## config.mk

```make
export PLATFORM = sky130hd
export DESIGN_NAME = PWM_duty_cycle
export DESIGN_NICKNAME = PWM_duty_cycle
export VERILOG_FILES = /design/flow/design.v
export SDC_FILE = /design/flow/constraint.sdc
export NUM_CORES = 4
export LEC_CHECK = 0
export ABC_AREA = 1
export CAP_MARGIN = 20
export CORE_MARGIN = 2
export CORE_UTILIZATION = 72
export CTS_CLUSTER_DIAMETER = 318
export CTS_CLUSTER_SIZE = 100
export PLACE_DENSITY = 0.38
export SLEW_MARGIN = 20
export TNS_END_PERCENT = 10
```

## constraint.sdc

```tcl
create_clock -name core_clock -period 58.4 [get_ports {clk}]
set_input_delay 11.6800 -clock core_clock [delete_from_list [all_inputs] [get_ports {clk}]]
set_output_delay 11.6800 -clock core_clock [all_outputs]
set_load 0.01 [all_outputs]
```

## design.v

```verilog
module PWM_duty_cycle (
    input clk,            
    input rst,            
    input pwm_in,         
    output reg [7:0] duty_cycle   
);
    reg [15:0] high_count, total_count;   
    reg pwm_prev;        
    reg update_flag;     
    reg first_period;    
    always @(posedge clk or posedge rst) begin
        if (rst) begin
            high_count <= 0;
            total_count <= 0;
            duty_cycle <= 0;
            pwm_prev <= 0;
            update_flag <= 0;
            first_period <= 1;   
        end else begin
            total_count <= total_count + 1;
            if (pwm_in) high_count <= high_count + 1;
            if (pwm_prev && ~pwm_in) begin
                if (!first_period && total_count > 0) begin
                    duty_cycle <= (high_count * 100) / total_count;   
                end
                first_period <= 0;   
                high_count <= 0;
                total_count <= 0;
            end
            pwm_prev <= pwm_in;   
        end
    end
endmodule
```

## run.sh

```bash
#!/bin/bash
# the make line also repeats each setting of config.mk as NAME=value (left out here)
make -C /OpenROAD-flow-scripts/flow DESIGN_CONFIG=/design/flow/config.mk WORK_HOME=/design/flow/orfs CLKGATE_MAP_FILE= finish
```

==> deck_impl_summary.md, run 1 <==
Physical Implementation Snapshot

Logic synthesis
  – Leading area contributor after synthesis: nand2_1
  – MUX area fraction: 0.0005026
  – Yosys Instances: 7,125
  – Top cells by area: nand2_1 15%, ha_1 13%, inv_1 7.7%
  – AO/OA Area Share: 0.1623
  – Synth cell count leaders: 1,655 x nand2_1, 870 x inv_1, 588 x nor2_1, 515 x a21oi_1, 501 x nand3_1
  – Yosys top cell by instances: nand2_1
  – Post-Synthesis Mean Instance Area: approximately 5.9 sq um
  – Post-Synthesis Cell Area: ~0.042 sq mm
  – Synth unique cells: 87
  – Yosys xor share: 0.09012
  – Simple-gate share of the synthesized area: 0.4638
  – Yosys chip area: 0.04232 sq mm
  – Adder share: 0.1381
  – Flops after synth: between 40 and 50
  – Post-synth seq share: 0.02486
  – Top area contributor share: 0.1468
  – Dominant flop cell: dfrtp_1
  – Mapped Nets: about 7.6k
  – YS warnings: 1
  – Synth logic family: simple AND/OR/NAND/NOR gates
  – Post-synth EDFFs: 0
  – Gate Count Post-Synth: 7,125
  – Ys async rst share: 1.000

Status
  – Run Error: [ERROR DPL-0038] Utilization greater than 100%, impossible to legalize
  – Outcome: stopped before the end
  – Last stage: detailed placement

Placement
  – GPL Wtd Cong: 1.113
  – # port buffers: 10

Die
  – Starting Density: 0.7307
  – Row count: 88
  – Die height: roughly 250 um
  – Chip area: 0.06073 sq mm
  – Ports: 11
  – Core footprint: approximately 0.058 sq mm
  – Die width: 246.4 um
==> metrics by stage <==
step	area (sq um)	setup slack (ns)
after global placement	61230	-2.308
after floorplan	43070	-5.317
==> run 2: changes to the inputs <==
Settings changed: ABC_AREA 1 to 0, CELL_PAD_IN_SITES_DETAIL_PLACEMENT set to 0, CELL_PAD_IN_SITES_GLOBAL_PLACEMENT set to 0, CORE_ASPECT_RATIO set to 1.49, CTS_CLUSTER_DIAMETER 318 to 376, CTS_CLUSTER_SIZE 100 to 43, MAX_ROUTING_LAYER set to met4, MIN_ROUTING_LAYER set to met1, PLACE_DENSITY 0.38 to 0.35, SETUP_SLACK_MARGIN set to 0.82, TNS_END_PERCENT 10 to unset.
Clock period 58.4 ns to 64.6 ns, I/O delays scaled along.
==> run 2 against run 1 <==
  * Die size shrank 5.2%
  * Synthesized area shrank 5.4%
  * The run again fails in detailed placement
  * Synthesized cell count shrank 21%
==> deck_impl_summary.md, run 2 <==
Physical Implementation Snapshot

Status
  – Outcome: stopped before the end
  – Last stage: detailed placement
  – Run Error: [ERROR DPL-0038] Utilization greater than 100%, impossible to legalize

Logic synthesis
  – Post-Synthesis Mean Instance Area: 7.142 sq um (+20%)
  – Gate Count Post-Synth: 5,606 (-21%)
  – Yosys chip area: 0.04004 sq mm (-5.4%)
  – Post-synth EDFFs: 0 (unchanged)
  – Post-synth seq share: 0.02628 (+0.001416)
  – MUX area fraction: 0.04747 (+0.04696)
  – Leading area contributor after synthesis: ha_1
  – Post-Synthesis Cell Area: 0.04004 sq mm (-5.4%)
  – Ys async rst share: 1.000 (unchanged)
  – Yosys top cell by instances: nor2_1
  – Yosys Instances: 5,606 (-21%)
  – Mapped Nets: 6,069 (-20%)
  – Synth cell count leaders: 594 x nor2_1, 573 x a21oi_1, 448 x ha_1, 401 x nand2_1, 320 x o21ai_0
  – Simple-gate share of the synthesized area: 0.2898 (-0.1740)
  – Top area contributor share: 0.1400 (-0.006798)
  – Synth logic family: AND-OR/OR-AND gates
  – Top cells by area: ha_1 14%, a21oi_1 7.2%, xnor2_1 6.9%
  – Dominant flop cell: dfrtp_1
  – Synth unique cells: 192 (+120%)
  – YS warnings: 1 (unchanged)
  – Adder share: 0.1462 (+0.008115)
  – Yosys xor share: 0.1141 (+0.02397)
  – Flops after synth: 42 (unchanged)
  – AO/OA Area Share: 0.3247 (+0.1625)

Die
  – Chip area: 0.05755 sq mm (-5.2%)
  – Row count: 105 (+19%)
  – Ports: 11 (unchanged)
  – Core footprint: 0.05505 sq mm (-5.0%)
  – Die width: 197.2 um (-20%)
  – Die height: 291.9 um (+18%)
  – Starting Density: 0.7274 (-0.003330)

Placement
  – # port buffers: 10 (unchanged)
  – GPL Wtd Cong: 1.215 (+9.1%)
[run 2: through the flow]
stage	cells	setup TNS [ns]	worst slack (ns)	instance area (sq um)
global placement	8519	-62.06	-17.63	58720
floorplan	5606	-100.67	-24.21	41610
==> run 3: changes to the inputs <==
Settings changed: ABC_AREA 0 to 1, CORE_ASPECT_RATIO 1.49 to unset, CORE_UTILIZATION 72 to 45, CTS_CLUSTER_DIAMETER 376 to 156, CTS_CLUSTER_SIZE 43 to 100, GPL_ROUTABILITY_DRIVEN set to 0, GPL_TIMING_DRIVEN set to 0, MAX_ROUTING_LAYER met4 to unset, PLACE_DENSITY 0.35 to unset, PLACE_DENSITY_LB_ADDON set to 0.09, TNS_END_PERCENT set to 5.
Clock period 64.6 ns to 62.0 ns, I/O delays scaled along.
==> run 3 against run 2 <==
  * Now fails the layout checks on negative setup slack
  * Synthesized cell count grew 27%
  * Synthesized area grew 5.7%
  * Die size grew 68%
==> deck_impl_summary.md, run 3 <==
Run Summary

Clock network
  – CTS Buf Count: 5
  – # clock sinks: 42
  – Clock slew at reported path FFs: 0.08 ns
  – Late-Pin Clk Latency: 0.32 ns
  – Htree depth: 2
  – CTS Hold Buffers Added: 0
  – Root Buffer: clkbuf_16
  – CTS tree: built
  – Clock Path Buffers: 2

Drt
  – Routed wire per std cell: 17.53 um
  – Via-to-Cell Ratio: roughly 5.5
  – Post-route ant nets: 0
  – WL final: ~160,000 um
  – Via count: between 50k and 60k
  – Drt first-iter violations: ~3.7k
  – DRT Pass-1 Iters: 6
  – Residual DRC: 0
  – Ant diodes: 0

Critical path
  – Most Frequent Cell on Critical Path: buf_4
  – Worst setup SP type: register
  – Worst Setup SP: high_count[2]
  – Crit end category: register
  – FF-to-FF End: duty_cycle[0]
  – Top delay family on crit path: simple AND/OR/NAND/NOR gates
  – Worst setup path end: duty_cycle[0]
  – WP data required: 62.21 ns
  – Worst path arrival time: 66.67 ns
  – Slowest cell on crit path: or4_4
  – CP Depth: 512
  – FF-to-FF path depth: 512
  – Crit path buffers/inverters: around 130
  – CP max FO: 10
  – Worst setup path class: reg -> reg
  – Critical R2R Launch: high_count[2]
  – Register-to-register setup slack: -4.46 ns
  – Slowest stage delay, CP: 0.50 ns

Logic synthesis
  – Post-synth seq share: 0.02486 (-0.001416)
  – Simple-gate share of the synthesized area: 0.4638 (+0.1740)
  – Yosys chip area: 0.04232 sq mm (+5.7%)
  – Adder share: 0.1381 (-0.008115)
  – Top area contributor share: 0.1468 (+0.006798)
  – Yosys xor share: 0.09012 (-0.02397)
  – Post-Synthesis Cell Area: 0.04232 sq mm (+5.7%)
  – MUX area fraction: 0.0005026 (-0.04696)
  – Yosys top cell by instances: nand2_1
  – Ys async rst share: 1.000 (unchanged)
  – Post-Synthesis Mean Instance Area: 5.940 sq um (-17%)
  – Leading area contributor after synthesis: nand2_1
  – Gate Count Post-Synth: 7,125 (+27%)
  – Top cells by area: nand2_1 15%, ha_1 13%, inv_1 7.7%
  – AO/OA Area Share: 0.1623 (-0.1625)
  – YS warnings: 1 (unchanged)
  – Synth cell count leaders: 1,655 x nand2_1, 870 x inv_1, 588 x nor2_1, 515 x a21oi_1, 501 x nand3_1
  – Dominant flop cell: dfrtp_1
  – Synth unique cells: 87 (-55%)
  – Post-synth EDFFs: 0 (unchanged)
  – Flops after synth: 42 (unchanged)
  – Mapped Nets: 7,588 (+25%)
  – Synth logic family: simple AND/OR/NAND/NOR gates
  – Yosys Instances: 7,125 (+27%)

Die
  – Starting Density: 0.4534 (-0.2739)
  – Row count: 112 (+6.7%)
  – Core footprint: 0.09333 sq mm (+70%)
  – Chip area: 0.09651 sq mm (+68%)
  – Die height: 310.7 um (+6.4%)
  – Ports: 11 (unchanged)
  – Die width: 310.7 um (+58%)

Min path
  – Hold path cells: 2
  – Worst Hold Launch: first_period
  – Min-Delay Endpoint: first_period
  – Worst Hold Class: reg -> reg

Final timing
  – Fin crit share: 1.072
  – Setup TNS Final: -7.314 ns
  – Relative slew margins: 0.09729
  – Final Slew Violations: 0
  – Final Skew: 0.007034 ns
  – Crit path time final: 66.46 ns
  – Worst slew pin tran: approximately 1.3 ns
  – Final Hold Vio Count: 0
  – Setup slack after layout: -4.459 ns
  – Unrepaired setup endpoints after global routing: yes
  – Setup Viol. Count Final: 3
  – Max Clk Rate: 15.05 MHz

Status
  – Outcome: failed layout checks
  – Layout check faults: negative setup slack

Global route
  – Vias in the first global route: 46.40k
  – Largest net degree at the start of global routing: 34
  – First-pass GRT wire length: 247,300 um
  – Total Routing Usage GR: 0.3108
  – Initial antenna violation count: 2
  – Gr ovfl total: 0

Placement
  – Placed Instances: roughly 8.4k
  – # port buffers: 10 (unchanged)
  – Hpwl dp: 119,500 um

Job
  – Max-cap viol count: 0
  – Tool warnings: 37

Final layout
  – Area grow syn2layout: 29.24%
  – FILL cells: a little over 9k
  – Final net count: about 8.3k
  – Final cell count without fillers: 9,110
==> run 3: what timing repair did <==
action,CTS,global route
pin swaps,369,387
resized,594,408
cloned,9,4
buffers inserted,540,149
hold endpoints to repair,0,0
setup endpoints to repair,7,5
==> run 3: per-stage QoR <==
step / setup slack [ns] / area, sq um / util / hold slack, ns
2_1_floorplan: -1.717 / 43070 / - / 0.4243
3_3_place_gp: -15.43 / 44740 / 0.4794 / 0.4338
4_1_cts: -3.543 / 51730 / 0.5543 / 0.4447
3_5_place_dp: -15.49 / 44980 / 0.4820 / 0.4328
6_report: -4.459 / 54690 / 0.5860 / 0.4464
5_1_grt: -8.321 / 54690 / 0.5860 / 0.4641
==> run 3: cell type report <==
cell class,instances,area (sq um),share of cell area
Sequential cell,42,1064,0.01945
Timing Repair inverter,1,5.005,0.00009151
Multi-Input combinational cell,5980,40550,0.7414
Inverter,988,3889,0.07110
Buffer,116,1738,0.03178
Timing Repair Buffer,721,5728,0.1047
Clock buffer,5,125.1,0.002288
Tap cell,1254,1569,0.02869
Clock inverter,3,25.02,0.0004575
==> run 3: layer usage <==
metal  up-vias  GRT usage  share of wire
met2      1475     0.5124           0.45
met1     23380     0.4250           0.45
met5         -          0              0
met4         0    0.09629          0.037
met3       317    0.03039          0.061
li1      25060          -              -
==> run 4: changes to the inputs <==
Settings changed: CELL_PAD_IN_SITES_DETAIL_PLACEMENT 0 to unset, CELL_PAD_IN_SITES_GLOBAL_PLACEMENT 0 to unset, CORE_UTILIZATION 45 to 72, CTS_CLUSTER_DIAMETER 156 to unset, CTS_CLUSTER_SIZE 100 to unset, GPL_ROUTABILITY_DRIVEN 0 to unset, GPL_TIMING_DRIVEN 0 to unset, MIN_ROUTING_LAYER met1 to unset, PLACE_DENSITY set to 0.42, PLACE_DENSITY_LB_ADDON 0.09 to unset, SETUP_SLACK_MARGIN 0.82 to unset, TNS_END_PERCENT 5 to 20.
Clock period 62.0 ns to 68.9 ns, I/O delays scaled along.
==> run 4 against run 3 <==
  * Now clean on timing, DRC and antenna
  * First-iteration DRC count rose by 77%
  * Die size is 37% lower
  * Critical path type unchanged
  * Critical path depth fell by 44
  * Maximum frequency increased by 0.51%
  * Sequential share of layout area increased by 0.27 points
  * Clock-buffer cell count is the same
  * Global-route usage rose by 13 points
  * Routed wire length down 5.0%
  * Flip-flop count stayed put
  * Final area decreased by 13%
  * Non-clock buffer count shrank 387
==> deck_impl_summary.md, run 4 <==
Run Summary

Logic synthesis
  – YS warnings: 1 (unchanged)
  – MUX area fraction: 0.0005026 (unchanged)
  – Dominant flop cell: dfrtp_1
  – Adder share: 0.1381 (unchanged)
  – Flops after synth: 42 (unchanged)
  – Yosys chip area: 0.04232 sq mm (unchanged)
  – Mapped Nets: 7,588 (unchanged)
  – Simple-gate share of the synthesized area: 0.4638 (unchanged)
  – Post-synth EDFFs: 0 (unchanged)
  – Leading area contributor after synthesis: nand2_1
  – Top cells by area: nand2_1 15%, ha_1 13%, inv_1 7.7%
  – AO/OA Area Share: 0.1623 (unchanged)
  – Synth logic family: simple AND/OR/NAND/NOR gates
  – Top area contributor share: 0.1468 (unchanged)
  – Yosys xor share: 0.09012 (unchanged)
  – Post-Synthesis Cell Area: 0.04232 sq mm (unchanged)
  – Gate Count Post-Synth: 7,125 (unchanged)
  – Synth unique cells: 87 (unchanged)
  – Synth cell count leaders: 1,655 x nand2_1, 870 x inv_1, 588 x nor2_1, 515 x a21oi_1, 501 x nand3_1
  – Post-Synthesis Mean Instance Area: 5.940 sq um (unchanged)
  – Yosys top cell by instances: nand2_1
  – Yosys Instances: 7,125 (unchanged)
  – Post-synth seq share: 0.02486 (unchanged)
  – Ys async rst share: 1.000 (unchanged)

Die
  – Die width: 246.4 um (-21%)
  – Row count: 88 (-21%)
  – Chip area: 0.06073 sq mm (-37%)
  – Core footprint: 0.05792 sq mm (-38%)
  – Die height: 246.4 um (-21%)
  – Starting Density: 0.7307 (+0.2773)
  – Ports: 11 (unchanged)

Drt
  – Via count: 51.41k (+2.3%)
  – Routed wire per std cell: 18.37 um (+4.8%)
  – Residual DRC: 0 (unchanged)
  – WL final: 151,700 um (-5.0%)
  – DRT Pass-1 Iters: 9 (+3)
  – Post-route ant nets: 0 (unchanged)
  – Drt first-iter violations: 6,516 (+77%)
  – Via-to-Cell Ratio: 6.224 (+13%)

Critical path
  – CP max FO: 19 (+9)
  – Slowest stage delay, CP: 0.56 ns (+0.06 ns)
  – Worst path arrival time: 66.36 ns (-0.31 ns)
  – Worst Setup SP: high_count[2]
  – CP Depth: 468 (-8.6%)
  – Crit path buffers/inverters: 83 (-38%)
  – Slowest cell on crit path: or4_4
  – Crit end category: register
  – Most Frequent Cell on Critical Path: nand2_1
  – Critical R2R Launch: high_count[2]
  – Worst setup SP type: register
  – Worst setup path end: duty_cycle[0]
  – Register-to-register setup slack: 2.78 ns (+7.23 ns)
  – FF-to-FF End: duty_cycle[0]
  – FF-to-FF path depth: 468 (-8.6%)
  – WP data required: 69.13 ns (+6.92 ns)
  – Worst setup path class: reg -> reg
  – Top delay family on crit path: simple AND/OR/NAND/NOR gates

Min path
  – Worst Hold Launch: first_period
  – Min-Delay Endpoint: first_period
  – Worst Hold Class: reg -> reg
  – Hold path cells: 2 (unchanged)

Clock network
  – Root Buffer: clkbuf_16
  – # clock sinks: 42 (unchanged)
  – Clock Path Buffers: 2 (unchanged)
  – CTS Buf Count: 5 (unchanged)
  – Clock slew at reported path FFs: 0.07 ns (about the same)
  – CTS Hold Buffers Added: 0 (unchanged)
  – Late-Pin Clk Latency: 0.32 ns (about the same)
  – Htree depth: 2 (unchanged)
  – CTS tree: built

Final timing
  – Fin crit share: 0.9597 (-0.1122)
  – Crit path time final: 66.12 ns (-0.3347 ns)
  – Final Skew: 0.01870 ns (+0.01167 ns)
  – Max Clk Rate: 15.12 MHz (+0.51%)
  – Final Slew Violations: 0 (unchanged)
  – Relative slew margins: 0.3099 (+0.2126)
  – Setup Viol. Count Final: 0 (-3)
  – Final Hold Vio Count: 0 (unchanged)
  – Worst slew pin tran: 1.035 ns (-0.3086 ns)

Status
  – Outcome: complete, no violations

Final layout
  – Area grow syn2layout: 13.06%
  – Final cell count without fillers: 8,259 (-9.3%)
  – Final net count: 7,954 (-4.4%)
  – Cell area after layout: 0.04784 sq mm (-13%)
  – Post-layout util: 0.8261 (+0.2401)

Placement
  – Hpwl dp: 108,200 um (-9.5%)
  – Post-DP Area: 0.04385 sq mm (-2.5%)
  – Placed Instances: 8,018 (-4.5%)
  – GPL Wtd Cong: 1.090
  – # port buffers: 10 (unchanged)

Global route
  – Gr ovfl total: 0 (unchanged)
  – Largest net degree at the start of global routing: 47 (+38%)
  – First-pass GRT wire length: 218,800 um (-12%)
  – Vias in the first global route: 44.31k (-4.5%)
  – Initial antenna violation count: 0 (-2)
  – Total Routing Usage GR: 0.4379 (+0.1271)

Job
  – Max-cap viol count: 0 (unchanged)
  – Tool warnings: 36 (-2.7%)
run 4: area by class of cell:
class	instances	area, sq um
diodes	2	5.005
clock buffers	5	125.1
clock inverters	3	26.28
fillers	4252	10070
inverters	988	3829
multi-input cells	5999	38210
flip-flops and latches	42	1061
well taps	765	957.2
repair buffers	450	3583
repair inverters	5	43.79
run 4: repair_timing:
item                       in CTS  in global routing
resized                        40                540
gates cloned                    7                 25
pin swaps                       7                218
setup buffers                   8                191
setup endpoints to repair       2                  4
run 4: through the flow:
| stage | hold WS (ns) | TNS (ns) | setup WS [ns] |
|---|---|---|---|
| floorplan | 0.4243 | 0 | 0.04471 |
| CTS | 0.4569 | 0 | 0.01649 |
| global route | 0.4713 | -2.299 | -1.958 |
| finish | 0.4590 | 0 | 2.776 |
| global placement | 0.4432 | -0.6292 | -0.6292 |
| detailed placement | 0.4471 | -4.442 | -3.002 |
run 4: metal layers:
layer  track usage  wire, um  vias up  part of all wire
li1              -         -    24380                 -
met1        0.5553     56630    22860              0.37
met2        0.7109     65720     3247              0.43
met3       0.06307     18220      917              0.12
met4        0.2411     11130        0             0.073
met5             0         0        -                 0
==> run 5: changes to the inputs <==
Settings changed: CELL_PAD_IN_SITES_DETAIL_PLACEMENT set to 0, CELL_PAD_IN_SITES_GLOBAL_PLACEMENT set to 0, CORE_UTILIZATION 72 to 68, CTS_CLUSTER_SIZE set to 43, MIN_ROUTING_LAYER set to met1, PLACE_DENSITY 0.42 to unset, PLACE_DENSITY_LB_ADDON set to 0.2, SETUP_SLACK_MARGIN set to 0.82, TNS_END_PERCENT 20 to 50.
Clock period 68.9 ns to 83.3 ns, I/O delays scaled along.
==> run 5 against run 4 <==
  * Largest cell class unchanged
  * Critical endpoint unchanged
  * Still clean on timing, DRC and antenna
  * Synthesized cell count did not move
  * Die size up 5.8%
  * Final area fell by 9.5%
  * Critical path depth is 15 higher
  * Global-route usage shrank 2.4 points
  * Routed wire length is 7.5% lower
  * Highest routed layer unchanged
  * First-iteration DRC count down 17%
  * Register-to-register slack better by 5.0 ns
  * Cell count shrank 3.7%
  * Clock skew shrank 0.0065 ns
  * Core utilization down 12 points
==> deck_impl_summary.md, run 5 <==
Run Summary

Placement
  – Placed Instances: 7,888 (-1.6%)
  – # port buffers: 10 (unchanged)
  – Post-DP Area: 0.04239 sq mm (-3.3%)
  – Hpwl dp: 109,700 um (+1.4%)
  – GPL Wtd Cong: 1.031 (-5.5%)
  – Placement Setup Slack: 0.8512 ns (+3.854 ns)

Logic synthesis
  – MUX area fraction: 0.0005026 (unchanged)
  – Yosys Instances: 7,125 (unchanged)
  – YS warnings: 1 (unchanged)
  – AO/OA Area Share: 0.1623 (unchanged)
  – Post-Synthesis Cell Area: 0.04232 sq mm (unchanged)
  – Flops after synth: 42 (unchanged)
  – Dominant flop cell: dfrtp_1
  – Top area contributor share: 0.1468 (unchanged)
  – Yosys top cell by instances: nand2_1
  – Leading area contributor after synthesis: nand2_1
  – Synth unique cells: 87 (unchanged)
  – Yosys chip area: 0.04232 sq mm (unchanged)
  – Ys async rst share: 1.000 (unchanged)
  – Simple-gate share of the synthesized area: 0.4638 (unchanged)
  – Synth logic family: simple AND/OR/NAND/NOR gates
  – Post-synth seq share: 0.02486 (unchanged)
  – Yosys xor share: 0.09012 (unchanged)
  – Post-synth EDFFs: 0 (unchanged)
  – Synth cell count leaders: 1,655 x nand2_1, 870 x inv_1, 588 x nor2_1, 515 x a21oi_1, 501 x nand3_1
  – Top cells by area: nand2_1 15%, ha_1 13%, inv_1 7.7%
  – Adder share: 0.1381 (unchanged)
  – Mapped Nets: 7,588 (unchanged)
  – Post-Synthesis Mean Instance Area: 5.940 sq um (unchanged)
  – Gate Count Post-Synth: 7,125 (unchanged)

Final timing
  – Unrepaired setup endpoints after global routing: no
  – Crit path time final: 75.56 ns (+9.437 ns)
  – Relative slew margins: 0.2877 (-0.02227)
  – Final Skew: 0.01225 ns (-0.006458 ns)
  – Final Hold Vio Count: 0 (unchanged)
  – Final Slew Violations: 0 (unchanged)
  – Setup TNS Final: 0 ns (unchanged)
  – Worst slew pin tran: 1.066 ns (+0.03082 ns)
  – Setup slack after layout: 7.739 ns (+4.963 ns)
  – Setup Viol. Count Final: 0 (unchanged)
  – Max Clk Rate: 13.23 MHz (-12%)
  – Fin crit share: 0.9071 (-0.05262)

Final layout
  – Area grow syn2layout: 2.303%
  – FILL cells: 5,784 (+36%)
  – Cell area after layout: 0.04329 sq mm (-9.5%)
  – Final net count: 7,576 (-4.8%)
  – Final cell count without fillers: 7,952 (-3.7%)
  – Post-layout util: 0.7029 (-0.1233)

Critical path
  – WP data required: 83.54 ns (+14.41 ns)
  – Worst Setup SP: high_count[4]
  – Crit end category: register
  – Register-to-register setup slack: 7.74 ns (+4.96 ns)
  – Crit path buffers/inverters: 80 (-3.6%)
  – FF-to-FF End: duty_cycle[0]
  – Worst path arrival time: 75.80 ns (+9.44 ns)
  – Most Frequent Cell on Critical Path: nand2_1
  – Critical R2R Launch: high_count[4]
  – CP Depth: 483 (+3.2%)
  – Slowest cell on crit path: fa_1
  – CP max FO: 46 (+27)
  – Slowest stage delay, CP: 0.50 ns (-0.06 ns)
  – Top delay family on crit path: simple AND/OR/NAND/NOR gates
  – Worst setup path end: duty_cycle[0]
  – Worst setup SP type: register
  – FF-to-FF path depth: 483 (+3.2%)
  – Worst setup path class: reg -> reg

Die
  – Core footprint: 0.06160 sq mm (+6.4%)
  – Chip area: 0.06425 sq mm (+5.8%)
  – Ports: 11 (unchanged)
  – Die height: 253.5 um (+2.9%)
  – Starting Density: 0.6870 (-0.04368)
  – Row count: 91 (+3.4%)
  – Die width: 253.5 um (+2.9%)

Clock network
  – Late-Pin Clk Latency: 0.31 ns (about the same)
  – # clock sinks: 42 (unchanged)
  – Root Buffer: clkbuf_16
  – CTS tree: built
  – Clock Path Buffers: 2 (unchanged)
  – CTS Buf Count: 5 (unchanged)
  – Clock slew at reported path FFs: 0.07 ns (about the same)
  – Htree depth: 2 (unchanged)

Job
  – Max-cap viol count: 0 (unchanged)
  – Tool warnings: 34 (-5.6%)

Global route
  – Vias in the first global route: 42.51k (-4.1%)
  – Initial antenna violation count: 1 (+1)
  – Largest net degree at the start of global routing: 47 (unchanged)
  – Total Routing Usage GR: 0.4143 (-0.02355)
  – First-pass GRT wire length: 217,500 um (-0.62%)
  – Gr ovfl total: 0 (unchanged)

Min path
  – Worst Hold Class: reg -> reg
  – Worst Hold Launch: first_period
  – Hold path cells: 2 (unchanged)
  – Min-Delay Endpoint: first_period

Status
  – Outcome: complete, no violations

Drt
  – DRT Pass-1 Iters: 6 (-3)
  – Routed wire per std cell: 17.65 um (-3.9%)
  – WL final: 140,400 um (-7.5%)
  – Via count: 48.12k (-6.4%)
  – Via-to-Cell Ratio: 6.051 (-2.8%)
  – Residual DRC: 0 (unchanged)
  – Drt first-iter violations: 5,405 (-17%)
  – Post-route ant nets: 0 (unchanged)
==> run 5: timing repair <==
action	in CTS	in global routing
hold buffers	0	0
setup endpoints to repair	1	4
pin swaps	0	15
gates resized	1	89
cloned	0	16
buffers inserted	0	39
==> run 5: layout make-up <==
type,count,area (sq um),share of cell area
Clock buffer,5,125.1,0.002890
Timing Repair inverter,4,25.02,0.0005780
Antenna cell,1,2.502,0.00005780
Clock inverter,3,43.79,0.001012
Tap cell,837,1047,0.02419
Inverter,988,3810,0.08800
Timing Repair Buffer,81,669.4,0.01546
Multi-Input combinational cell,5991,36520,0.8434
Sequential cell,42,1055,0.02436
==> run 5: through the flow <==
step	hold slack, ns
after global placement	0.4321
after floorplan	0.4243
after global routing	0.4726
after CTS	0.4439
final	0.4433
after detailed placement	0.4329
==> run 5: per-layer routing <==
metal / vias up / global-route usage / wire [um]
met4: 0 / 0.1914 / 7763
met5: - / 0 / 0
met2: 2431 / 0.6564 / 59440
met1: 21630 / 0.5539 / 58600
met3: 488 / 0.05797 / 14560
li1: 23570 / - / -
==> run 6: changes to the inputs <==
Settings changed: ABC_AREA 1 to unset, CELL_PAD_IN_SITES_DETAIL_PLACEMENT 0 to unset, CELL_PAD_IN_SITES_GLOBAL_PLACEMENT 0 to unset, CORE_UTILIZATION 68 to 65, CTS_CLUSTER_SIZE 43 to unset, MAX_ROUTING_LAYER set to met4, MIN_ROUTING_LAYER met1 to unset, PLACE_DENSITY_LB_ADDON 0.2 to unset, SETUP_SLACK_MARGIN 0.82 to unset, TNS_END_PERCENT 50 to unset.
Clock period 83.3 ns to 82.2 ns, I/O delays scaled along.
==> run 6 against run 5 <==
  * The run now fails in global routing
  * Synthesized area down 5.4%
  * Synthesized cell count down 21%
  * Die size down 1.0%
==> deck_impl_summary.md, run 6 <==
Physical Implementation Snapshot

Status
  – Outcome: stopped before the end
  – Last stage: global routing
  – Run Error: [ERROR GRT-0116] Global routing finished with congestion. Check the congestion regions in the DRC Viewer.

Logic synthesis
  – Post-synth seq share: 0.02628 (+0.001416)
  – Simple-gate share of the synthesized area: 0.2898 (-0.1740)
  – Adder share: 0.1462 (+0.008115)
  – Synth logic family: AND-OR/OR-AND gates
  – Top area contributor share: 0.1400 (-0.006798)
  – Leading area contributor after synthesis: ha_1
  – Synth cell count leaders: 594 x nor2_1, 573 x a21oi_1, 448 x ha_1, 401 x nand2_1, 320 x o21ai_0
  – Ys async rst share: 1.000 (unchanged)
  – Post-Synthesis Cell Area: 0.04004 sq mm (-5.4%)
  – Synth unique cells: 192 (+120%)
  – MUX area fraction: 0.04747 (+0.04696)
  – YS warnings: 1 (unchanged)
  – Yosys xor share: 0.1141 (+0.02397)
  – Yosys top cell by instances: nor2_1
  – Post-Synthesis Mean Instance Area: 7.142 sq um (+20%)
  – Flops after synth: 42 (unchanged)
  – Gate Count Post-Synth: 5,606 (-21%)
  – Yosys chip area: 0.04004 sq mm (-5.4%)
  – Yosys Instances: 5,606 (-21%)
  – Mapped Nets: 6,069 (-20%)
  – Dominant flop cell: dfrtp_1
  – Top cells by area: ha_1 14%, a21oi_1 7.2%, xnor2_1 6.9%
  – Post-synth EDFFs: 0 (unchanged)
  – AO/OA Area Share: 0.3247 (+0.1625)

Clock network
  – # clock sinks: 42 (unchanged)
  – Root Buffer: clkbuf_16
  – Htree depth: 2 (unchanged)
  – CTS Buf Count: 5 (unchanged)
  – Clock Path Buffers: 2 (unchanged)

Die
  – Core footprint: 0.06058 sq mm (-1.6%)
  – Die width: 252.2 um (-0.50%)
  – Die height: 252.2 um (-0.50%)
  – Starting Density: 0.6609 (-0.02612)
  – Ports: 11 (unchanged)
  – Row count: 90 (-1.1%)
  – Chip area: 0.06360 sq mm (-1.0%)

Placement
  – # port buffers: 10 (unchanged)
  – GPL Wtd Cong: 1.136 (+10%)
  – Post-DP Area: 0.05322 sq mm (+26%)
  – Hpwl dp: 132,200 um (+20%)
  – Placement Setup Slack: -5.379 ns (-6.230 ns)

Global route
  – Total Routing Usage GR: 0.9258
  – Gr ovfl total: 1,092
## run 6: repair_timing
item	4_1_cts
endpoints found under the setup margin	3
pin swaps	242
setup buffers	379
hold buffers	0
resized	218
cloned	4
## run 6: routing by layer
metal	GRT overflow	global-route usage
met3	60	0.8249
met1	65	0.8904
met4	307	0.9579
met5	-	-
met2	660	1.032
## run 6: metrics by stage
step | setup TNS (ns) | instances | util | hold slack, ns
after floorplan | -12.80 | 5606 | - | 0.4725
after global placement | -1.103 | 7856 | 0.8785 | 0.4805
after detailed placement | -9.240 | 7856 | 0.8785 | 0.4953
after CTS | -2.819 | 8247 | 0.9450 | 0.5083
==> run 7: changes to the inputs <==
Settings changed: CELL_PAD_IN_SITES_GLOBAL_PLACEMENT set to 2, CORE_ASPECT_RATIO set to 0.73, CORE_MARGIN 2 to 5, CORE_UTILIZATION 65 to 25, GPL_TIMING_DRIVEN set to 0, MAX_ROUTING_LAYER met4 to unset, PLACE_DENSITY_LB_ADDON set to 0.05, SETUP_SLACK_MARGIN set to -2.0, SLEW_MARGIN 20 to 15, TNS_END_PERCENT set to 45.
Clock period 82.2 ns to 110.0 ns, I/O delays scaled along.
==> run 7 against run 6 <==
  * Now clean on timing, DRC and antenna
  * Synthesized area is the same
  * Die size grew to 2.6 times the previous value
  * Synthesized cell count is the same
==> deck_impl_summary.md, run 7 <==
Run Summary

Status
  – Outcome: complete, no violations

Drt
  – Residual DRC: 0
  – Post-route ant nets: 0
  – Via-to-Cell Ratio: ~5.5
  – WL final: 186,400 um
  – DRT Pass-1 Iters: 7
  – Routed wire per std cell: 23.70 um
  – Drt first-iter violations: 3,094
  – Via count: 43.27k

Final timing
  – Worst slew pin tran: between 1 and 1.5 ns
  – Relative slew margins: 0.2111
  – Final Slew Violations: 0
  – Setup Viol. Count Final: 0
  – Crit path time final: 104.40 ns
  – Fin crit share: 0.9491
  – Final Skew: 0.01296 ns
  – Final Hold Vio Count: 0
  – Max Clk Rate: 9.578 MHz

Logic synthesis
  – Ys async rst share: 1.000 (unchanged)
  – Synth unique cells: 192 (unchanged)
  – Top cells by area: ha_1 14%, a21oi_1 7.2%, xnor2_1 6.9%
  – Adder share: 0.1462 (unchanged)
  – MUX area fraction: 0.04747 (unchanged)
  – Simple-gate share of the synthesized area: 0.2898 (unchanged)
  – Dominant flop cell: dfrtp_1
  – Post-Synthesis Cell Area: 0.04004 sq mm (unchanged)
  – Gate Count Post-Synth: 5,606 (unchanged)
  – YS warnings: 1 (unchanged)
  – Leading area contributor after synthesis: ha_1
  – Yosys chip area: 0.04004 sq mm (unchanged)
  – AO/OA Area Share: 0.3247 (unchanged)
  – Mapped Nets: 6,069 (unchanged)
  – Post-synth seq share: 0.02628 (unchanged)
  – Flops after synth: 42 (unchanged)
  – Synth cell count leaders: 594 x nor2_1, 573 x a21oi_1, 448 x ha_1, 401 x nand2_1, 320 x o21ai_0
  – Yosys Instances: 5,606 (unchanged)
  – Synth logic family: AND-OR/OR-AND gates
  – Post-synth EDFFs: 0 (unchanged)
  – Top area contributor share: 0.1400 (unchanged)
  – Yosys xor share: 0.1141 (unchanged)
  – Yosys top cell by instances: nor2_1
  – Post-Synthesis Mean Instance Area: 7.142 sq um (unchanged)

Clock network
  – Htree depth: 2 (unchanged)
  – # clock sinks: 42 (unchanged)
  – CTS Hold Buffers Added: 0 (unchanged)
  – CTS tree: built
  – Clock slew at reported path FFs: 0.07 ns
  – Root Buffer: clkbuf_16
  – Late-Pin Clk Latency: 0.30 ns
  – CTS Buf Count: 5 (unchanged)
  – Clock Path Buffers: 2 (unchanged)

Critical path
  – CP Depth: ~590
  – FF-to-FF path depth: approximately 590
  – Slowest stage delay, CP: 0.56 ns
  – FF-to-FF End: duty_cycle[0]
  – Crit end category: register
  – Crit path buffers/inverters: 76
  – Most Frequent Cell on Critical Path: a21o_1
  – Worst path arrival time: between 100 and 150 ns
  – Critical R2R Launch: high_count[8]
  – Top delay family on crit path: AND-OR/OR-AND gates
  – Worst setup path class: reg -> reg
  – Register-to-register setup slack: 5.60 ns
  – WP data required: 110.15 ns
  – Worst setup SP type: register
  – CP max FO: 19
  – Worst Setup SP: high_count[8]
  – Worst setup path end: duty_cycle[0]
  – Slowest cell on crit path: or4b_4

Job
  – Tool warnings: 34
  – Max-cap viol count: 0

Final layout
  – Area grow syn2layout: 15.00%
  – FILL cells: approximately 18k
  – Sequential cell area: 0.001057 sq mm
  – Final cell count without fillers: 7,865
  – Final net count: just over 6k
  – Post-layout util: 0.2892
  – Combinational gate area: 0.03845 sq mm
  – Cell area after layout: 0.04605 sq mm

Global route
  – Largest net degree at the start of global routing: 34
  – Total Routing Usage GR: 0.2082
  – First-pass GRT wire length: approximately 270,000 um
  – Vias in the first global route: 40.38k
  – Gr ovfl total: 0
  – Initial antenna violation count: 7

Placement
  – Placed Instances: 7,730 (-1.6%)
  – Post-DP Area: 0.04319 sq mm (-19%)
  – # port buffers: 10 (unchanged)
  – Hpwl dp: 153,700 um (+16%)
  – GPL Wtd Cong: 0.8207 (-28%)

Die
  – Die width: 478.4 um (+90%)
  – Die height: 351.9 um (+40%)
  – Row count: 125 (+39%)
  – Starting Density: 0.2515 (-0.4094)
  – Ports: 11 (unchanged)
  – Core footprint: 0.1592 sq mm (+160%)
  – Chip area: 0.1684 sq mm (+160%)

Min path
  – Hold path cells: 1
  – Worst Hold Launch: first_period
  – Min-Delay Endpoint: first_period
  – Worst Hold Class: reg -> reg
run 7: area by class of cell:
type / count / area share
well taps: 2095 / 0.05693
clock inverters: 2 / 0.0008152
multi-input cells: 5185 / 0.8350
plain buffers: 157 / 0.03013
clock buffers: 6 / 0.002799
repair buffers: 171 / 0.03367
flip-flops and latches: 42 / 0.02296
inverters: 206 / 0.01769
diodes: 1 / 0.00005434
run 7: per-layer routing:
layer  track usage  part of all wire  vias to the layer above
li1              -                 -                    21420
met1        0.3485              0.57                    20910
met2        0.2812              0.37                      886
met3       0.02622             0.049                       62
met4       0.01991             0.010                        0
met5             0                 0                        -
run 7: repair_timing:
| item | 4_1_cts | 5_1_grt |
|---|---|---|
| resized | 222 | 237 |
| pin swaps | 29 | 61 |
| cloned | 0 | 2 |
| setup buffers | 38 | 103 |
| setup endpoints to repair | 5 | 3 |
run 7: through the flow:
stage / TNS [ns] / hold slack (ns) / worst slack (ns)
2_1_floorplan: 0 / 0.4725 / 9.306
3_3_place_gp: -79.66 / 0.4827 / -24.60
3_5_place_dp: -73.93 / 0.4843 / -23.31
4_1_cts: -1.992 / 0.4949 / -1.992
5_1_grt: -2.070 / 0.5200 / -2.070
6_report: 0 / 0.4909 / 5.597
==> run 8: changes to the inputs <==
Settings changed: ABC_AREA set to 1, CELL_PAD_IN_SITES_GLOBAL_PLACEMENT 2 to unset, CORE_ASPECT_RATIO 0.73 to unset, CORE_MARGIN 5 to 2, CORE_UTILIZATION 25 to 66, CTS_CLUSTER_DIAMETER set to 363, CTS_CLUSTER_SIZE set to 98, GPL_TIMING_DRIVEN 0 to unset, PLACE_DENSITY set to 0.35, PLACE_DENSITY_LB_ADDON 0.05 to unset, SETUP_SLACK_MARGIN -2.0 to unset, SLEW_MARGIN 15 to 20, TNS_END_PERCENT 45 to unset.
Clock period 110.0 ns to 52.7 ns, I/O delays scaled along.
==> run 8 against run 7 <==
  * The run now fails in detailed placement
  * Synthesized area up 5.7%
  * Synthesized cell count up 27%
  * Die size down 61%
==> deck_impl_summary.md, run 8 <==
Physical Implementation Snapshot

Logic synthesis
  – YS warnings: 1 (unchanged)
  – Synth logic family: simple AND/OR/NAND/NOR gates
  – Leading area contributor after synthesis: nand2_1
  – Post-Synthesis Mean Instance Area: 5.940 sq um (-17%)
  – Simple-gate share of the synthesized area: 0.4638 (+0.1740)
  – Post-synth seq share: 0.02486 (-0.001416)
  – Yosys chip area: 0.04232 sq mm (+5.7%)
  – Ys async rst share: 1.000 (unchanged)
  – Dominant flop cell: dfrtp_1
  – Mapped Nets: 7,588 (+25%)
  – Synth cell count leaders: 1,655 x nand2_1, 870 x inv_1, 588 x nor2_1, 515 x a21oi_1, 501 x nand3_1
  – Yosys Instances: 7,125 (+27%)
  – Gate Count Post-Synth: 7,125 (+27%)
  – Yosys top cell by instances: nand2_1
  – Synth unique cells: 87 (-55%)
  – Flops after synth: 42 (unchanged)
  – MUX area fraction: 0.0005026 (-0.04696)
  – Post-Synthesis Cell Area: 0.04232 sq mm (+5.7%)
  – Adder share: 0.1381 (-0.008115)
  – Top area contributor share: 0.1468 (+0.006798)
  – Top cells by area: nand2_1 15%, ha_1 13%, inv_1 7.7%
  – AO/OA Area Share: 0.1623 (-0.1625)
  – Post-synth EDFFs: 0 (unchanged)
  – Yosys xor share: 0.09012 (-0.02397)

Status
  – Run Error: [ERROR DPL-0033] detailed placement checks failed during check placement.
  – Outcome: stopped before the end
  – Last stage: detailed placement

Placement
  – # port buffers: 10 (unchanged)
  – GPL Wtd Cong: 1.058 (+29%)

Die
  – Starting Density: 0.6697 (+0.4182)
  – Chip area: 0.06616 sq mm (-61%)
  – Core footprint: 0.06320 sq mm (-60%)
  – Ports: 11 (unchanged)
  – Die height: 257.2 um (-27%)
  – Row count: 92 (-26%)
  – Die width: 257.2 um (-46%)
-- run 8: metrics by stage --
step              TNS (ns)  worst slack [ns]
floorplan           -32.86            -10.46
global placement    -16.43            -6.677
==> run 9: changes to the inputs <==
Settings changed: ABC_AREA 1 to unset, CELL_PAD_IN_SITES_DETAIL_PLACEMENT set to 1, CELL_PAD_IN_SITES_GLOBAL_PLACEMENT set to 0, CORE_UTILIZATION 66 to 24, CTS_CLUSTER_DIAMETER 363 to unset, CTS_CLUSTER_SIZE 98 to 43, MIN_ROUTING_LAYER set to met2, PLACE_DENSITY 0.35 to unset, PLACE_DENSITY_LB_ADDON set to 0.09, SETUP_SLACK_MARGIN set to 0.82.
Clock period 52.7 ns to 62.0 ns, I/O delays scaled along.
==> run 9 against run 8 <==
  * Now fails the layout checks on negative setup slack
  * Die size increased to 2.6 times the previous value
  * Synthesized cell count decreased by 21%
  * Synthesized area decreased by 5.4%
==> deck_impl_summary.md, run 9 <==
Run Summary

Logic synthesis
  – Yosys Instances: 5,606 (-21%)
  – Flops after synth: 42 (unchanged)
  – Top area contributor share: 0.1400 (-0.006798)
  – Post-Synthesis Mean Instance Area: 7.142 sq um (+20%)
  – Simple-gate share of the synthesized area: 0.2898 (-0.1740)
  – Ys async rst share: 1.000 (unchanged)
  – MUX area fraction: 0.04747 (+0.04696)
  – Dominant flop cell: dfrtp_1
  – Synth unique cells: 192 (+120%)
  – Gate Count Post-Synth: 5,606 (-21%)
  – Leading area contributor after synthesis: ha_1
  – YS warnings: 1 (unchanged)
  – Synth cell count leaders: 594 x nor2_1, 573 x a21oi_1, 448 x ha_1, 401 x nand2_1, 320 x o21ai_0
  – AO/OA Area Share: 0.3247 (+0.1625)
  – Post-synth seq share: 0.02628 (+0.001416)
  – Yosys top cell by instances: nor2_1
  – Synth logic family: AND-OR/OR-AND gates
  – Adder share: 0.1462 (+0.008115)
  – Post-Synthesis Cell Area: 0.04004 sq mm (-5.4%)
  – Top cells by area: ha_1 14%, a21oi_1 7.2%, xnor2_1 6.9%
  – Post-synth EDFFs: 0 (unchanged)
  – Yosys chip area: 0.04004 sq mm (-5.4%)
  – Mapped Nets: 6,069 (-20%)
  – Yosys xor share: 0.1141 (+0.02397)

Critical path
  – Worst setup SP type: register
  – Register-to-register setup slack: -25.62 ns
  – Most Frequent Cell on Critical Path: buf_4
  – Slowest cell on crit path: or4_4
  – Top delay family on crit path: AND-OR/OR-AND gates
  – Worst path arrival time: 87.90 ns
  – FF-to-FF End: duty_cycle[0]
  – Worst setup path class: reg -> reg
  – Crit end category: register
  – CP max FO: 21
  – Crit path buffers/inverters: approximately 150
  – Slowest stage delay, CP: 0.59 ns
  – CP Depth: 566
  – Worst Setup SP: high_count[5]
  – Worst setup path end: duty_cycle[0]
  – WP data required: approximately 62 ns
  – FF-to-FF path depth: 566
  – Critical R2R Launch: high_count[5]

Final timing
  – Worst slew pin tran: 0.8724 ns
  – Final Hold Vio Count: 0
  – Crit path time final: 87.62 ns
  – Max Clk Rate: 11.41 MHz
  – Final Slew Violations: 0
  – Setup Viol. Count Final: 8
  – Unrepaired setup endpoints after global routing: yes
  – Setup slack after layout: -25.62 ns
  – Relative slew margins: 0.4142
  – Final Skew: 0.02976 ns
  – Fin crit share: 1.413

Global route
  – First-pass GRT wire length: between 300,000 and 400,000 um
  – Initial antenna violation count: 0
  – Total Routing Usage GR: 0.3926
  – Largest net degree at the start of global routing: 43
  – Gr ovfl total: 0
  – Vias in the first global route: 88.32k

Die
  – Chip area: 0.1701 sq mm (+160%)
  – Die width: 412.5 um (+60%)
  – Starting Density: 0.2421 (-0.4275)
  – Core footprint: 0.1654 sq mm (+160%)
  – Row count: 149 (+62%)
  – Die height: 412.5 um (+60%)
  – Ports: 11 (unchanged)

Clock network
  – # clock sinks: 42
  – CTS tree: built
  – Clock slew at reported path FFs: ~0.090 ns
  – Root Buffer: clkbuf_16
  – CTS Buf Count: 5
  – CTS Hold Buffers Added: 0
  – Htree depth: 2
  – Clock Path Buffers: 2
  – Late-Pin Clk Latency: ~0.36 ns

Status
  – Layout check faults: negative setup slack
  – Outcome: failed layout checks

Placement
  – Placement Setup Slack: -26.95 ns
  – Hpwl dp: 178,700 um
  – GPL Wtd Cong: 0.9709 (-8.2%)
  – # port buffers: 10 (unchanged)

Drt
  – Residual DRC: 0
  – Via-to-Cell Ratio: between 7 and 8
  – Routed wire per std cell: approximately 21 um
  – Via count: 78.16k
  – Post-route ant nets: 0
  – WL final: 232,100 um
  – DRT Pass-1 Iters: 8
  – Drt first-iter violations: 10.04k

Job
  – Max-cap viol count: 0
  – Tool warnings: 38

Final layout
  – Final net count: 9,125
  – Area grow syn2layout: 75.69%

Min path
  – Worst Hold Class: reg -> reg
  – Hold path cells: 1
  – Min-Delay Endpoint: first_period
  – Worst Hold Launch: first_period
## run 9: through the flow
step / instance area, sq um / cells / util / TNS, ns / hold WS (ns)
6_report: 70350 / 10860 / 0.4254 / -114.19 / 0.4981
5_1_grt: 70330 / 10850 / 0.4253 / -147.84 / 0.5159
4_1_cts: 67400 / 10690 / 0.4076 / -93.98 / 0.4974
3_5_place_dp: 62970 / 10320 / 0.3808 / -125.03 / 0.4844
3_3_place_gp: 62970 / 10320 / 0.3808 / -111.33 / 0.4802
2_1_floorplan: 41610 / 5606 / - / -121.47 / 0.4725
## run 9: routing by layer
metal	routed length (um)	vias to the layer above	part of all wire	track usage
met5	3003	-	0.013	0.1594
met4	15800	107	0.068	0.04241
met3	98770	1886	0.43	0.5535
met2	114500	22250	0.49	0.4554
met1	0	27000	0	-
li1	-	26910	-	-
## run 9: cell type report
| type | count | area (sq um) |
|---|---|---|
| clock buffer | 5 | 125.1 |
| antenna | 7 | 17.52 |
| multi-input combinational | 5186 | 40730 |
| fill | 20460 | 95010 |
| clock inverter | 3 | 48.80 |
| tap | 2189 | 2739 |
| sequential | 42 | 1055 |
| inverter | 206 | 793.3 |
| timing repair buffer | 3221 | 24840 |
## run 9: timing repair
| action | in CTS | in global routing |
|---|---|---|
| endpoints found under the setup margin | 8 | 8 |
| gates resized | 326 | 331 |
| setup buffers | 354 | 161 |
| gates cloned | 5 | 5 |
| pin swaps | 292 | 358 |
==> run 10: changes to the inputs <==
Settings changed: CELL_PAD_IN_SITES_DETAIL_PLACEMENT 1 to unset, CELL_PAD_IN_SITES_GLOBAL_PLACEMENT 0 to 3, CORE_ASPECT_RATIO set to 0.5, CORE_UTILIZATION 24 to 40, CTS_CLUSTER_DIAMETER set to 97, CTS_CLUSTER_SIZE 43 to 92, MIN_ROUTING_LAYER met2 to unset, PLACE_DENSITY_LB_ADDON 0.09 to 0.05, SETUP_SLACK_MARGIN 0.82 to unset, TNS_END_PERCENT set to 10.
Clock period 62.0 ns to 110.0 ns, I/O delays scaled along.
==> run 10 against run 9 <==
  * Now clean on timing, DRC and antenna
  * Largest cell class unchanged
  * Critical path type unchanged
  * Worst hold slack lost 0.0034 ns
  * Critical endpoint unchanged
  * Global-route usage is 9.6 points lower
  * Sequential share of layout area increased by 1.0 points
  * Routed wire length down 31%
  * Register-to-register slack improved by 34 ns
  * Setup slack better by 34 ns
==> deck_impl_summary.md, run 10 <==
Run Summary

Status
  – Outcome: complete, no violations

Final timing
  – Setup slack after layout: 8.538 ns (+34.16 ns)
  – Setup Viol. Count Final: 0 (-8)
  – Hold_ws: 0.4947 ns (-0.003388 ns)
  – Final Skew: 0.03142 ns (+0.001656 ns)
  – Max Clk Rate: 9.856 MHz (-14%)
  – Crit path time final: 101.46 ns (+13.84 ns)
  – Worst slew pin tran: 1.208 ns (+0.3352 ns)
  – Final Slew Violations: 0 (unchanged)
  – Relative slew margins: 0.1864 (-0.2278)
  – Final Hold Vio Count: 0 (unchanged)
  – Setup TNS Final: 0 ns (+114.19 ns)
  – Fin crit share: 0.9224 (-0.4909)

Critical path
  – FF-to-FF End: duty_cycle[0]
  – Crit path buffers/inverters: 34 (-77%)
  – Crit end category: register
  – Critical R2R Launch: high_count[9]
  – Worst setup SP type: register
  – Worst Setup SP: high_count[9]
  – FF-to-FF path depth: 535 (-5.5%)
  – Worst path arrival time: 101.69 ns (+13.79 ns)
  – Top delay family on crit path: AND-OR/OR-AND gates
  – Worst setup path class: reg -> reg
  – Worst setup path end: duty_cycle[0]
  – Slowest stage delay, CP: 0.62 ns (+0.03 ns)
  – Slowest cell on crit path: nor4_1
  – WP data required: 110.23 ns (+47.96 ns)
  – CP max FO: 37 (+76%)
  – CP Depth: 535 (-5.5%)
  – Most Frequent Cell on Critical Path: a21oi_1
  – Register-to-register setup slack: 8.54 ns (+34.16 ns)

Die
  – Chip area: 0.1028 sq mm (-40%)
  – Core footprint: 0.09851 sq mm (-40%)
  – Starting Density: 0.4065 (+0.1643)
  – Die width: 451.4 um (+9.5%)
  – Ports: 11 (unchanged)
  – Die height: 227.7 um (-45%)
  – Row count: 81 (-46%)

Logic synthesis
  – Post-synth seq share: 0.02628 (unchanged)
  – Yosys top cell by instances: nor2_1
  – Ys async rst share: 1.000 (unchanged)
  – Mapped Nets: 6,069 (unchanged)
  – AO/OA Area Share: 0.3247 (unchanged)
  – Post-Synthesis Mean Instance Area: 7.142 sq um (unchanged)
  – MUX area fraction: 0.04747 (unchanged)
  – Yosys Instances: 5,606 (unchanged)
  – Flops after synth: 42 (unchanged)
  – Gate Count Post-Synth: 5,606 (unchanged)
  – Yosys chip area: 0.04004 sq mm (unchanged)
  – Leading area contributor after synthesis: ha_1
  – Simple-gate share of the synthesized area: 0.2898 (unchanged)
  – Synth logic family: AND-OR/OR-AND gates
  – Post-Synthesis Cell Area: 0.04004 sq mm (unchanged)
  – Top cells by area: ha_1 14%, a21oi_1 7.2%, xnor2_1 6.9%
  – Adder share: 0.1462 (unchanged)
  – Dominant flop cell: dfrtp_1
  – Synth unique cells: 192 (unchanged)
  – Post-synth EDFFs: 0 (unchanged)
  – Synth cell count leaders: 594 x nor2_1, 573 x a21oi_1, 448 x ha_1, 401 x nand2_1, 320 x o21ai_0
  – Yosys xor share: 0.1141 (unchanged)
  – YS warnings: 1 (unchanged)
  – Top area contributor share: 0.1400 (unchanged)

Clock network
  – # clock sinks: 42 (unchanged)
  – Late-Pin Clk Latency: 0.36 ns (about the same)
  – Clock slew at reported path FFs: 0.10 ns (about the same)
  – Htree depth: 2 (unchanged)
  – Root Buffer: clkbuf_16
  – CTS tree: built
  – Clock Path Buffers: 2 (unchanged)
  – CTS Hold Buffers Added: 0 (unchanged)
  – CTS Buf Count: 5 (unchanged)

Min path
  – Min-Delay Endpoint: first_period
  – Worst Hold Class: reg -> reg
  – Hold path cells: 1 (unchanged)
  – Worst Hold Launch: first_period

Global route
  – Total Routing Usage GR: 0.2967 (-0.09583)
  – First-pass GRT wire length: 243,200 um (-29%)
  – Largest net degree at the start of global routing: 44 (+2.3%)
  – Gr ovfl total: 0 (unchanged)
  – Initial antenna violation count: 6 (+6)
  – Vias in the first global route: 40.35k (-54%)

Drt
  – Drt first-iter violations: 3,889 (-61%)
  – Residual DRC: 0 (unchanged)
  – WL final: 160,600 um (-31%)
  – DRT Pass-1 Iters: 6 (-2)
  – Via count: 43.23k (-45%)
  – Post-route ant nets: 0 (unchanged)
  – Via-to-Cell Ratio: 6.264 (-13%)
  – Routed wire per std cell: 23.27 um (+8.9%)

Final layout
  – Area grow syn2layout: 5.369%
  – Final net count: 6,035 (-34%)

Job
  – Max-cap viol count: 0 (unchanged)
  – Tool warnings: 34 (-11%)

Placement
  – GPL Wtd Cong: 0.9487 (-2.3%)
  – # port buffers: 10 (unchanged)
  – Hpwl dp: 128,900 um (-28%)
  – Placement Setup Slack: 0.2246 ns (+27.18 ns)
==> run 10: area by class of cell <==
type	count	area, sq um
antenna	1	2.502
clock buffer	5	125.1
clock inverter	3	68.82
fill	10360	56320
inverter	206	790.8
multi-input combinational	5184	37450
sequential	42	1056
tap	1328	1662
timing repair buffer	133	1035
==> run 10: what timing repair did <==
item | 4_1_cts | 5_1_grt
setup buffers | 0 | 51
resized | 1 | 110
gates cloned | 0 | 1
setup endpoints to repair | 1 | 3
endpoints found under the hold margin | 0 | 0
pin swaps | 0 | 20
==> run 10: metrics by stage <==
step / util / instances / cell area, sq um
final: 0.4283 / 6902 / 42190
after global routing: 0.4283 / 6901 / 42190
after CTS: 0.4193 / 6849 / 41300
after detailed placement: 0.4172 / 6841 / 41100
after global placement: 0.4172 / 6841 / 41100
after floorplan: - / 5606 / 40040
==> run 10: per-layer routing <==
| metal | vias to the layer above | global-route usage | part of all wire |
|---|---|---|---|
| li1 | 20970 | - | - |
| met1 | 20670 | 0.4326 | 0.48 |
| met2 | 1381 | 0.4606 | 0.43 |
| met3 | 213 | 0.03153 | 0.061 |
| met4 | 2 | 0.07671 | 0.028 |
| met5 | - | 0 | 0.000081 |
==> run 11: changes to the inputs <==
Settings changed: ABC_AREA set to 1, CAP_MARGIN 20 to 5, CELL_PAD_IN_SITES_DETAIL_PLACEMENT set to 0, CELL_PAD_IN_SITES_GLOBAL_PLACEMENT 3 to 0, CORE_ASPECT_RATIO 0.5 to unset, CORE_UTILIZATION 40 to 72, CTS_CLUSTER_DIAMETER 97 to 353, CTS_CLUSTER_SIZE 92 to 50, HOLD_SLACK_MARGIN set to -0.1, MIN_ROUTING_LAYER set to met1, PLACE_DENSITY_LB_ADDON 0.05 to 0.29, SETUP_SLACK_MARGIN set to 4.86, SLEW_MARGIN 20 to 5, TNS_END_PERCENT 10 to unset.
Clock period 110.0 ns to 41.1 ns, I/O delays scaled along.
==> run 11 against run 10 <==
  * The run now fails in detailed placement
  * Synthesized cell count grew 27%
  * Die size shrank 41%
  * Synthesized area grew 5.7%
==> deck_impl_summary.md, run 11 <==
Physical Implementation Snapshot

Status
  – Outcome: stopped before the end
  – Last stage: detailed placement
  – Run Error: [ERROR DPL-0038] Utilization greater than 100%, impossible to legalize

Placement
  – # port buffers: 10 (unchanged)
  – GPL Wtd Cong: 1.109 (+17%)

Logic synthesis
  – Top area contributor share: 0.1468 (+0.006798)
  – Post-Synthesis Cell Area: 0.04232 sq mm (+5.7%)
  – Yosys xor share: 0.09012 (-0.02397)
  – YS warnings: 1 (unchanged)
  – Yosys Instances: 7,125 (+27%)
  – Synth cell count leaders: 1,655 x nand2_1, 870 x inv_1, 588 x nor2_1, 515 x a21oi_1, 501 x nand3_1
  – Gate Count Post-Synth: 7,125 (+27%)
  – Mapped Nets: 7,588 (+25%)
  – Post-synth seq share: 0.02486 (-0.001416)
  – Top cells by area: nand2_1 15%, ha_1 13%, inv_1 7.7%
  – Dominant flop cell: dfrtp_1
  – Leading area contributor after synthesis: nand2_1
  – Adder share: 0.1381 (-0.008115)
  – Synth unique cells: 87 (-55%)
  – Simple-gate share of the synthesized area: 0.4638 (+0.1740)
  – MUX area fraction: 0.0005026 (-0.04696)
  – AO/OA Area Share: 0.1623 (-0.1625)
  – Yosys chip area: 0.04232 sq mm (+5.7%)
  – Ys async rst share: 1.000 (unchanged)
  – Post-Synthesis Mean Instance Area: 5.940 sq um (-17%)
  – Flops after synth: 42 (unchanged)
  – Synth logic family: simple AND/OR/NAND/NOR gates
  – Post-synth EDFFs: 0 (unchanged)
  – Yosys top cell by instances: nand2_1

Die
  – Ports: 11 (unchanged)
  – Starting Density: 0.7307 (+0.3243)
  – Core footprint: 0.05792 sq mm (-41%)
  – Die height: 246.4 um (+8.2%)
  – Chip area: 0.06073 sq mm (-41%)
  – Die width: 246.4 um (-45%)
  – Row count: 88 (+8.6%)
==> run 11: metrics by stage <==
stage / worst slack, ns / TNS, ns
after floorplan: -22.06 / -118.57
after global placement: -18.96 / -97.11
==> run 12: changes to the inputs <==
Settings changed: CAP_MARGIN 5 to 20, CORE_MARGIN 2 to 3, CORE_UTILIZATION 72 to 69, CTS_CLUSTER_DIAMETER 353 to unset, CTS_CLUSTER_SIZE 50 to 43, HOLD_SLACK_MARGIN -0.1 to unset, SETUP_SLACK_MARGIN 4.86 to 0.82, SLEW_MARGIN 5 to 20.
Clock period 41.1 ns to 43.3 ns, I/O delays scaled along.
==> run 12 against run 11 <==
  * The run again fails in detailed placement
  * Synthesized area did not move
  * Synthesized cell count unchanged
  * Die size is 5.9% higher
==> deck_impl_summary.md, run 12 <==
Physical Implementation Snapshot

Logic synthesis
  – Leading area contributor after synthesis: nand2_1
  – Post-synth seq share: 0.02486 (unchanged)
  – Flops after synth: 42 (unchanged)
  – Ys async rst share: 1.000 (unchanged)
  – Post-Synthesis Mean Instance Area: 5.940 sq um (unchanged)
  – Adder share: 0.1381 (unchanged)
  – Yosys xor share: 0.09012 (unchanged)
  – Simple-gate share of the synthesized area: 0.4638 (unchanged)
  – Top cells by area: nand2_1 15%, ha_1 13%, inv_1 7.7%
  – Yosys top cell by instances: nand2_1
  – AO/OA Area Share: 0.1623 (unchanged)
  – Yosys Instances: 7,125 (unchanged)
  – MUX area fraction: 0.0005026 (unchanged)
  – Dominant flop cell: dfrtp_1
  – Synth logic family: simple AND/OR/NAND/NOR gates
  – Post-synth EDFFs: 0 (unchanged)
  – Gate Count Post-Synth: 7,125 (unchanged)
  – Top area contributor share: 0.1468 (unchanged)
  – Synth unique cells: 87 (unchanged)
  – YS warnings: 1 (unchanged)
  – Mapped Nets: 7,588 (unchanged)
  – Yosys chip area: 0.04232 sq mm (unchanged)
  – Synth cell count leaders: 1,655 x nand2_1, 870 x inv_1, 588 x nor2_1, 515 x a21oi_1, 501 x nand3_1
  – Post-Synthesis Cell Area: 0.04232 sq mm (unchanged)

Die
  – Die height: 253.7 um (+2.9%)
  – Core footprint: 0.06047 sq mm (+4.4%)
  – Ports: 11 (unchanged)
  – Starting Density: 0.6998 (-0.03087)
  – Row count: 90 (+2.3%)
  – Die width: 253.7 um (+2.9%)
  – Chip area: 0.06434 sq mm (+5.9%)

Status
  – Last stage: detailed placement
  – Run Error: [ERROR DPL-0038] Utilization greater than 100%, impossible to legalize
  – Outcome: stopped before the end

Placement
  – # port buffers: 10 (unchanged)
  – GPL Wtd Cong: 1.069 (-3.6%)
[run 12: metrics by stage]
step	setup slack [ns]	hold WS, ns	instance area [sq um]
global placement	-16.74	0.4309	61830
floorplan	-19.86	0.4243	43400
